==> v38 <==
## CPU
module CPU( input clk,
	input rst,
	input wire [31:0] inst,
	input wire [63:0]	main_memory_input_data_path,
	output reg[63:0] main_memory_output_data_path,
	output wire[31:0] pc_inst_addr,
	output wire		Vector_Write_Access, 
	output wire		Memory_Write_Access,
	output wire		Load_Vector_Flag,
	output wire 		Load_Word_Flag,
	output wire[11:0]	Main_Memory_Address
	);
	wire[31:0]	instruction;
    	wire[31:0]	reg_data1;
	reg[31:0]	temp_reg_data1;
	wire[5:0]		Opcode;
	wire		Branch_Control;
	wire		Jump_Control;
	wire		Word_Reg_Write_Enable;
	wire		Vect_Reg_Write_Enable;
	wire		Vector_vs_Word;
	wire		Reg_Imm_Flag;
	wire[4:0]	destination_reg;
	wire[4:0] 	source_reg1;
	wire[4:0] 	source_reg2;
	wire[7:0] 	operand1;
	wire[7:0]	temp_operand2;
	wire[7:0] 	operand2;
	wire[7:0] 	alu_output_word;
	wire[7:0]	data_to_wordreg;
	wire[63:0] 	vect_operand1;
	wire[63:0]	vect_operand2;
	wire[63:0]	vpu_vec_output;
	wire[63:0]	data_to_vec_reg;
	wire 		zero;
	wire		overflow;
	wire[63:0] 	vector_output_memory;
	wire[7:0]	word_output_memory;
	wire[63:0]	vector_input_memory;
	wire[7:0]	word_input_memory;
	wire		Reg_Address_Read;
ProgramCounter prc(.clk(clk),
	.reset(rst),
	.zero(zero),
	.branch(Branch_Control),
	.jump(Jump_Control),
	.regAddress(reg_data1),
	.pc(pc_inst_addr)
);
  ...
==> flow/config.mk <==
export PLATFORM = sky130hd
export DESIGN_NAME = CPU
export DESIGN_NICKNAME = CPU
export VERILOG_FILES = /design/flow/design.v
export SDC_FILE = /design/flow/constraint.sdc
export NUM_CORES = 4
export LEC_CHECK = 0
export CAP_MARGIN = 20
export CELL_PAD_IN_SITES_DETAIL_PLACEMENT = 0
export CORE_ASPECT_RATIO = 0.71
export CORE_MARGIN = 2
export CORE_UTILIZATION = 68
export CTS_CLUSTER_SIZE = 90
export GPL_ROUTABILITY_DRIVEN = 1
export GPL_TIMING_DRIVEN = 1
export MAX_ROUTING_LAYER = met4
export SETUP_SLACK_MARGIN = 2.05
export SLEW_MARGIN = 5
==> flow/constraint.sdc <==
create_clock -name core_clock -period 10.3 [get_ports {clk}]
set_input_delay 2.0600 -clock core_clock [delete_from_list [all_inputs] [get_ports {clk}]]
set_output_delay 2.0600 -clock core_clock [all_outputs]
set_load 0.01 [all_outputs]
run.sh (not shown) runs the stock make flow with config.mk's settings and CLKGATE_MAP_FILE=.
==> inputs of v12, as changes to v38 <==
Settings changed: CORE_ASPECT_RATIO 0.71 to 0.54, CORE_UTILIZATION 68 to 32, CTS_CLUSTER_SIZE 90 to 33, GPL_ROUTABILITY_DRIVEN 1 to default, GPL_TIMING_DRIVEN 1 to default, HOLD_SLACK_MARGIN from default to 0.24, MAX_ROUTING_LAYER met4 to default, PLACE_DENSITY_LB_ADDON from default to 0.04, SETUP_SLACK_MARGIN 2.05 to 0.32, SLEW_MARGIN 5 to 20, TNS_END_PERCENT from default to 5.
==> flow/constraint.sdc (replaced) <==
create_clock -name core_clock -period 16.3 [get_ports {clk}]
set_input_delay 3.2600 -clock core_clock [delete_from_list [all_inputs] [get_ports {clk}]]
set_output_delay 3.2600 -clock core_clock [all_outputs]
set_load 0.01 [all_outputs]
==> qor summary <==
Post-synthesis net count: v12 4171; v38 4171
Number of setup buffers added after CTS: v12 0; v38 55
Placed Cells: v12 5413; v38 4795
Post-Place Setup Slack: v12 3.15 ns; v38 -0.661 ns
Number of gates resized after CTS: v12 0; v38 158
Width of the die: v12 482 um; v38 290 um
Total core area: v12 0.122 mm2; v38 0.0575 mm2
Final weighted congestion in routability-driven placement: v12 0.944; v38 1.10
Synthesized registers: v12 504; v38 504
H-Tree Depth: v12 2; v38 2
Outcome: v12 finished clean; v38 did not finish
Last stage reached: v12 -; v38 5_1_grt
Post-synth area from yosys stat: v12 0.0395 mm2; v38 0.0395 mm2
Initial Util: v12 0.324; v38 0.687
Cts bufs inserted: v12 54; v38 48
Chip Height: v12 262 um; v38 207 um
Placement Cell Area: v12 0.0436 mm2; v38 0.0447 mm2
Std-Cell Rows: v12 94; v38 74
Die area: v12 0.126 mm2; v38 0.0601 mm2
HPWL Detailed: v12 127 mm; v38 110 mm

---

==> inputs of exp/xenon <==
==> flow/design.v <==
`timescale 1ns / 1ps
module mux(in0, in1, select, out);
    input wire select; 
    input wire [7:0] in0;
    input wire [7:0] in1;
    output reg[7:0] out;
    always @(*)
    begin
        if(select == 0)
        begin
            out <= in0;
        end
        else begin
            out <= in1;
        end
    end
endmodule
`timescale 1ns / 1ps
module mux32bit(in0, in1, select, out);
    input wire select; 
    input wire [31:0] in0;
    input wire [25:0] in1;
    output reg[31:0] out;
    always @(*)
    begin
        if(select == 0)
        begin
            out <= in0;
        end
        else begin
            out <= {{6{1'b0}},in1};
        end
    end
endmodule 
`timescale 1ns / 1ps
module mux64bit(in0, in1, select, out);
    input wire select; 
    input wire [63:0] in0;
    input wire [63:0] in1;
    output reg[63:0] out;
    always @(*)
    begin
        if(select == 0)
        begin
            out <= in0;
        end
        else begin
            out <= in1;
        end
    end
endmodule 
`timescale 1ns / 1ps
module control_unit(
    input [31:0] instruction,
    output reg 	     TypeDetect,  
    output reg       ALUSrc,     
    output reg       MemToReg,   
    output reg       MemToVecReg,  
    output reg       RegWriteEnable,   
    output reg       VecRegWriteEnable,  
    output reg       VecWrite,    
    output reg       MemWrite,   
    output reg       Branch,     
    output reg [5:0] ALUOp,      
    output reg       Jump        
);
wire [5:0] opcode;
assign opcode = instruction [31:26];
reg [15:0]  controlSignal;
always @(*)
begin
    case (opcode)
    6'b000000: controlSignal = 16'b0010010000000000;  
    6'b000001: controlSignal = 16'b0010010000000010;  
    6'b000010: controlSignal = 16'b0010010000000100;  
    6'b000100: controlSignal = 16'b0010010000001000;  
    6'b000101: controlSignal = 16'b0010010000001010;  
    6'b000110: controlSignal = 16'b0010010000001100;  
    6'b001000: controlSignal = 16'b0010010000010000;  
    6'b001001: controlSignal = 16'b0010010000010010;  
    6'b001010: controlSignal = 16'b0010010000010100;  
    6'b001011: controlSignal = 16'b0010010000010110;  
    6'b010000: controlSignal = 16'b0100000000100000;  
    6'b010001: controlSignal = 16'b0100000000100010;  
    6'b010010: controlSignal = 16'b0100000000100100;  
    6'b001101: controlSignal = 16'b0011010000000000;  
    6'b001110: controlSignal = 16'b0011010000001000;  
    6'b001111: controlSignal = 16'b0011010000001100;  
    6'b100011: controlSignal = 16'b0011000010010110;  
    6'b011111: controlSignal = 16'b0011000010010100;  
    6'b101101: controlSignal = 16'b1001000000000000;  
    6'b101110: controlSignal = 16'b0001000100000000;  
    6'b100101: controlSignal = 16'b0001100000000000;  
    6'b100110: controlSignal = 16'b0001001000000000;  
    6'b101000: controlSignal = 16'b0011010000010100;  
    6'b110000: controlSignal = 16'b0000000011100001;  
    6'b101100: controlSignal = 16'b0000001100000000;  
    6'b101111: controlSignal = 16'b1000100000000000;  
    default:   controlSignal = 16'b0000000000000000;  
    endcase
end
always @(*)
    begin
	MemToVecReg = controlSignal[15];
	VecRegWriteEnable = controlSignal[14];
	TypeDetect = controlSignal[13];
        ALUSrc   = controlSignal[12];
        MemToReg = controlSignal[11];
        RegWriteEnable = controlSignal[10];
        MemWrite = controlSignal[9];
        VecWrite  = controlSignal[8];
        Branch   = controlSignal[7];
        ALUOp    = controlSignal[6:1];
        Jump     = controlSignal[0];
    end
endmodule
`timescale 1ns / 1ps
module ProgramCounter(
    input clk,
    input reset,
    input zero,
    input branch,
    input jump,
    input [31:0] regAddress,
    output reg [31:0] pc 
);
    wire [31:0] pcPlus4;
    wire [1:0] pcControl;
    assign pcPlus4 = pc + 4;
    assign pcControl = (jump | (branch==1 & zero == 1)) ? 2'b01 : 2'b00;
    always @(posedge clk)
    begin
        if(reset == 1)
            pc <= 32'h00000000;
        else
        begin
            case(pcControl)
                2'b01: pc <= regAddress;                                                     
                default: pc <= pcPlus4;                                                      
            endcase
        end
    end
endmodule
`timescale 1ns / 1ps
module Register_File(
        clk,
        read_addr1,
        read_addr2,
        read_data1,
        read_data2,
        write_addr,
        write_data,
        write_enable
    );
input wire clk;
input wire [4:0]  read_addr1;
input wire [4:0]  read_addr2;
input wire [4:0]  write_addr;
input wire [7:0] write_data;
input wire        write_enable;
output reg [7:0] read_data1;
output reg [7:0] read_data2;
    reg [7:0] Register_File [30:0];  
always @(*)
    begin
    read_data1 = 8'b00000000;
    read_data2 = 8'b00000000;
    if (read_addr1 != 5'b11111) begin
        read_data1 = Register_File[read_addr1];
    end 
    if (read_addr2 != 5'b11111) begin
        read_data2 = Register_File[read_addr2]; 
    end
    end
always @(posedge(clk))
    begin
    if (write_enable) begin
        if (write_addr != 5'b11111) begin
            Register_File[write_addr] <= write_data;   
        end
    end
   end
endmodule
`timescale 1ns / 1ps
module VectorRegisterFile(
        clk,
        read_data1,
        read_data2,
	read_addr1,
	read_addr2,
        write_data,
	write_addr,
        write_enable
    );
input wire clk;
input wire [63:0] write_data;
input wire        write_enable;
input wire [4:0] write_addr;
input wire [4:0] read_addr1;
input wire [4:0] read_addr2;
output reg [63:0] read_data1;
output reg [63:0] read_data2;
reg [63:0] Register_File [2:0];  
always @(*)
    begin
     read_data1 = {64{1'b0}};
     read_data2 = {64{1'b0}};
     if (read_addr1 < 5'd3) begin
	    read_data1 = Register_File[read_addr1[1:0]];
    	end	
     if (read_addr2 < 5'd3) begin
    	read_data2 = Register_File[read_addr2[1:0]];	
    	end
end
always @(posedge(clk))
    begin
        if (write_enable) begin
    	    if (write_addr < 5'd3) begin
    	        Register_File[write_addr[1:0]] <= write_data;  
    	    end 
        end
    end
endmodule
`timescale 1ns / 1ps
module ALU(clk,a, b, alufn, enable, otp, zero, overflow);
    input wire clk;
    input wire [7:0] a;
    input wire [7:0] b;
    input wire [5:0] alufn;  
    input wire 	     enable;
    output reg [7:0] otp;
    output reg zero;  
    output reg overflow;
    always @(*)
    begin
	otp = {8{1'b0}};
	zero = 1'b0;
	overflow = 1'b0;
	if(enable) begin
        casex(alufn)
            6'b0000xx: begin
        if(alufn[1:0] == 2'b00)
            begin  
                otp = a + b;
                zero = (otp==0)?1:0;
                if ((a >= 0 && b >= 0 && otp < 0) || (a < 0 && b < 0 && otp >= 0))
                    overflow = 1;
                else
                    overflow = 0;
            end
        else if(alufn[1:0] == 2'b01)  
            begin
                otp = a-b;
                zero = (otp==0)?1:0;
                if ((a >= 0 && b < 0 && otp < 0) || (a < 0 && b >= 0 && otp > 0))
                    overflow = 1;
                else
                    overflow = 0;
            end
        else if (alufn[1:0] == 2'b10)  
            begin
                otp = a*b;
                zero = (otp==0)?1:0;
                overflow = 0;
            end
    end
            6'b0001xx: begin
        case (alufn[1:0])
        2'b00:  
            begin
                otp = a & b;
                overflow = 0;
                zero = (otp==0)?1:0;
            end
        2'b01:  
            begin
                otp = a | b;
                overflow = 0;
                zero = (otp==0)?1:0;
            end
        2'b10:   
                begin
                    otp = a ^ b;
                    overflow = 0;
                    zero = (otp==0)?1:0;
                end
        endcase
    end
            6'b0010xx: begin
        case(alufn[1:0])
        2'b00:  
            begin
                otp = a<<b;
                zero = (otp == 0)?1:0;
                overflow = 0;
            end
        2'b01:  
            begin
                otp = a>>b;
                zero = (otp == 0)?1:0;
                overflow = 0;
            end
        2'b10:  
            begin
                otp = (a<b)? 1:0;
                zero = (otp == 0 && a!=b)?1:0;
                overflow = 0;
            end
	2'b11:  
	    begin
		otp = (a==b)?1:0;
		zero = (otp==0)?1:0;
		overflow = 0;
	    end
        endcase
    end
            default:
            begin 
                otp = {8{1'b0}};
            end
        endcase
    end
    else begin
	otp = {8{1'b0}};
	end
end
endmodule
module VPU(
    input wire clk,
    input wire [63:0] a,
    input wire [63:0] b,
    input wire 	      enable,
    input wire [5:0] opCode,  
    output reg [63:0] out);
    reg [31:0] temp;
    always @(*) begin
	out = {64{1'b0}};
	temp = {32{1'b0}};
	if (enable) begin
	case(opCode)
	6'b010000: begin
	out[7:0] = a[7:0] + b[7:0];
	out[15:8] = a[15:8] + b[15:8];
	out[23:16] = a[23:16] + b[23:16];
	out[31:24] = a[31:24] + b[31:24];
	out[39:32] = a[39:32] + b[39:32];
	out[47:40] = a[47:40] + b[47:40];
	out[55:48] = a[55:48] + b[55:48];
	out[63:56] = a[63:56] + b[63:56];
	end
	6'b010001: begin
	out[7:0] = a[7:0] - b[7:0];
	out[15:8] = a[15:8] - b[15:8];
	out[23:16] = a[23:16] - b[23:16];
	out[31:24] = a[31:24] - b[31:24];
	out[39:32] = a[39:32] - b[39:32];
	out[47:40] = a[47:40] - b[47:40];
	out[55:48] = a[55:48] - b[55:48];
	out[63:56] = a[63:56] - b[63:56];
	end
	6'b010010: begin
	temp[15:0] = a[7:0]*b[7:0];
	temp[31:16] = temp[15:0];
	temp[15:0] = a[15:8]*b[15:8];
	temp[31:16] = temp[31:16] + temp[15:0];
	temp[15:0] = a[23:16]*b[23:16];
	temp[31:16] = temp[31:16] + temp[15:0];
	temp[15:0] = a[31:24]*b[31:24];
	temp[31:16] = temp[31:16] + temp[15:0];
	temp[15:0] = a[39:32]*b[39:32];
	temp[31:16] = temp[31:16] + temp[15:0];
	temp[15:0] = a[47:40]*b[47:40];
	temp[31:16] = temp[31:16] + temp[15:0];
	temp[15:0] = a[55:48]*b[55:48];
	temp[31:16] = temp[31:16] + temp[15:0];
	temp[15:0] = a[63:56]*b[63:56];
	temp[31:16] = temp[31:16] + temp[15:0];
	out[7:0] = temp[23:16];
	end
endcase
end
else begin
out = {64{1'b0}};
end
end
endmodule
`timescale 1ns / 1ps
module CPU( input clk,
	input rst,
	input wire [31:0] inst,
	input wire [63:0]	main_memory_input_data_path,
	output reg[63:0] main_memory_output_data_path,
	output wire[31:0] pc_inst_addr,
	output wire		Vector_Write_Access, 
	output wire		Memory_Write_Access,
	output wire		Load_Vector_Flag,
	output wire 		Load_Word_Flag,
	output wire[11:0]	Main_Memory_Address
	);
	wire[31:0]	instruction;
    	wire[31:0]	reg_data1;
	reg[31:0]	temp_reg_data1;
	wire[5:0]		Opcode;
	wire		Branch_Control;
	wire		Jump_Control;
	wire		Word_Reg_Write_Enable;
	wire		Vect_Reg_Write_Enable;
	wire		Vector_vs_Word;
	wire		Reg_Imm_Flag;
	wire[4:0]	destination_reg;
	wire[4:0] 	source_reg1;
	wire[4:0] 	source_reg2;
	wire[7:0] 	operand1;
	wire[7:0]	temp_operand2;
	wire[7:0] 	operand2;
	wire[7:0] 	alu_output_word;
	wire[7:0]	data_to_wordreg;
	wire[63:0] 	vect_operand1;
	wire[63:0]	vect_operand2;
	wire[63:0]	vpu_vec_output;
	wire[63:0]	data_to_vec_reg;
	wire 		zero;
	wire		overflow;
	wire[63:0] 	vector_output_memory;
	wire[7:0]	word_output_memory;
	wire[63:0]	vector_input_memory;
	wire[7:0]	word_input_memory;
	wire		Reg_Address_Read;
ProgramCounter prc(.clk(clk),
	.reset(rst),
	.zero(zero),
	.branch(Branch_Control),
	.jump(Jump_Control),
	.regAddress(reg_data1),
	.pc(pc_inst_addr)
);
assign instruction = inst;
control_unit control_signal(.instruction(instruction),
	.ALUOp(Opcode),
	.VecWrite(Vector_Write_Access),
	.MemWrite(Memory_Write_Access),
	.Branch(Branch_Control),
	.Jump(Jump_Control),
	.RegWriteEnable(Word_Reg_Write_Enable),
	.VecRegWriteEnable(Vect_Reg_Write_Enable),
	.MemToVecReg(Load_Vector_Flag),
	.MemToReg(Load_Word_Flag),
	.TypeDetect(Vector_vs_Word),
	.ALUSrc(Reg_Imm_Flag)
);
mux32bit RegAddselect(.select(Jump_Control),
	.in0(temp_reg_data1),
	.in1(instruction[25:0]),
	.out(reg_data1)
);
assign destination_reg = instruction[25:21];
assign source_reg1 = instruction[20:16];
assign source_reg2 = instruction[15:11];
assign word_output_memory = main_memory_input_data_path[7:0];
assign vector_output_memory = main_memory_input_data_path;
assign Reg_Address_Read = Load_Word_Flag & Load_Vector_Flag;
mux DataToReg(.select(Load_Word_Flag),
	.in0(alu_output_word),
	.in1(word_output_memory),
	.out(data_to_wordreg)
);
mux64bit VectToReg(.select(Load_Vector_Flag),
	.in0(vpu_vec_output),
	.in1(vector_output_memory),
	.out(data_to_vec_reg)
);
Register_File reg_value_retrival_And_Update(.clk(clk),
		.read_addr1(source_reg1),
		.read_addr2(source_reg2),
		.read_data1(operand1),
		.read_data2(temp_operand2),
		.write_addr(destination_reg),
		.write_data(data_to_wordreg),
		.write_enable(((Word_Reg_Write_Enable & !Vect_Reg_Write_Enable) | Load_Word_Flag) & !Reg_Address_Read)
);
mux decision_between_immediate_reg(.select(Reg_Imm_Flag),
	.in0(temp_operand2),
	.in1(instruction[15:8]),
	.out(operand2)
);
VectorRegisterFile vect_value_retrival_And_Update(.clk(clk),
		.read_addr1(source_reg1),
		.read_addr2(source_reg2),
		.read_data1(vect_operand1),
		.read_data2(vect_operand2),
		.write_addr(destination_reg),
		.write_data(data_to_vec_reg),
		.write_enable(((Vect_Reg_Write_Enable & !Word_Reg_Write_Enable) | Load_Vector_Flag) & !Reg_Address_Read)
);
ALU alu(.clk(clk),
	.a(operand1), 
	.b(operand2), 	
	.alufn(Opcode), 
	.enable(Vector_vs_Word), 
	.otp(alu_output_word), 
	.zero(zero), 
	.overflow(overflow)
);
VPU vpu(.clk(clk),
	.a(vect_operand1),
	.b(vect_operand2),
	.enable((!Vector_vs_Word) & (Vect_Reg_Write_Enable)),
	.opCode(Opcode),
	.out(vpu_vec_output)
);
assign vector_input_memory = vect_operand1;
assign word_input_memory = operand1;
always @(posedge clk) begin
	if (Load_Word_Flag & !Memory_Write_Access & Load_Vector_Flag & !Vector_Write_Access) begin
		temp_reg_data1 <= main_memory_input_data_path[31:0];
	end
end
always @(*) 
    begin
    main_memory_output_data_path = {64{1'b0}};
    if(!Load_Word_Flag & Memory_Write_Access & !Load_Vector_Flag & !Vector_Write_Access) begin
	main_memory_output_data_path[63:8] = 56'h00000000000000;
        main_memory_output_data_path[7:0] = word_input_memory;
    end 
    else if (!Load_Word_Flag & !Memory_Write_Access & !Load_Vector_Flag & Vector_Write_Access) begin
	main_memory_output_data_path = vector_input_memory;
    end
    else if ((!Load_Word_Flag & Memory_Write_Access & !Load_Vector_Flag & Vector_Write_Access)) begin
	main_memory_output_data_path[63:32] = 32'h00000000;
	main_memory_output_data_path[31:0] = pc_inst_addr;
	end
end
assign Main_Memory_Address = instruction[11:0];
endmodule
==> flow/run.sh <==
#!/bin/bash
# the make line also repeats each setting of config.mk as NAME=value (left out here)
make -C /OpenROAD-flow-scripts/flow DESIGN_CONFIG=/design/flow/config.mk WORK_HOME=/design/flow/orfs CLKGATE_MAP_FILE= finish
==> flow/config.mk <==
export PLATFORM = sky130hd
export DESIGN_NAME = CPU
export DESIGN_NICKNAME = CPU
export VERILOG_FILES = /design/flow/design.v
export SDC_FILE = /design/flow/constraint.sdc
export NUM_CORES = 4
export LEC_CHECK = 0
export CAP_MARGIN = 20
export CELL_PAD_IN_SITES_DETAIL_PLACEMENT = 2
export CELL_PAD_IN_SITES_GLOBAL_PLACEMENT = 1
export CORE_MARGIN = 2
export CORE_UTILIZATION = 61
export CTS_CLUSTER_DIAMETER = 51
export CTS_CLUSTER_SIZE = 77
export HOLD_SLACK_MARGIN = -0.04
export MAX_ROUTING_LAYER = met5
export MIN_ROUTING_LAYER = met1
export PLACE_DENSITY_LB_ADDON = 0.06
export SLEW_MARGIN = 20
==> flow/constraint.sdc <==
create_clock -name core_clock -period 6.73 [get_ports {clk}]
set_input_delay 1.3460 -clock core_clock [delete_from_list [all_inputs] [get_ports {clk}]]
set_output_delay 1.3460 -clock core_clock [all_outputs]
set_load 0.01 [all_outputs]
==> exp/sierra (differences from exp/xenon) <==
==> flow/config.mk (replaced) <==
export PLATFORM = sky130hd
export DESIGN_NAME = CPU
export DESIGN_NICKNAME = CPU
export VERILOG_FILES = /design/flow/design.v
export SDC_FILE = /design/flow/constraint.sdc
export NUM_CORES = 4
export LEC_CHECK = 0
export CAP_MARGIN = 15
export CELL_PAD_IN_SITES_DETAIL_PLACEMENT = 1
export CORE_MARGIN = 9
export CORE_UTILIZATION = 18
export CTS_CLUSTER_DIAMETER = 83
export CTS_CLUSTER_SIZE = 75
export GPL_ROUTABILITY_DRIVEN = 1
export MAX_ROUTING_LAYER = met5
export PLACE_DENSITY_LB_ADDON = 0.07
export SETUP_SLACK_MARGIN = 5.0
export SLEW_MARGIN = 20
export TNS_END_PERCENT = 10
==> flow/constraint.sdc (replaced) <==
create_clock -name core_clock -period 18.6 [get_ports {clk}]
set_input_delay 3.7200 -clock core_clock [delete_from_list [all_inputs] [get_ports {clk}]]
set_output_delay 3.7200 -clock core_clock [all_outputs]
set_load 0.01 [all_outputs]
==> notes <==
exp/xenon stopped in detailed placement, error DPL-0033. exp/sierra ran to the end with no violations. In exp/xenon the die size is smaller than in exp/sierra, by about 70%. Synthesized area is the same in exp/xenon and exp/sierra. Synthesized cell count is the same in exp/xenon and exp/sierra.
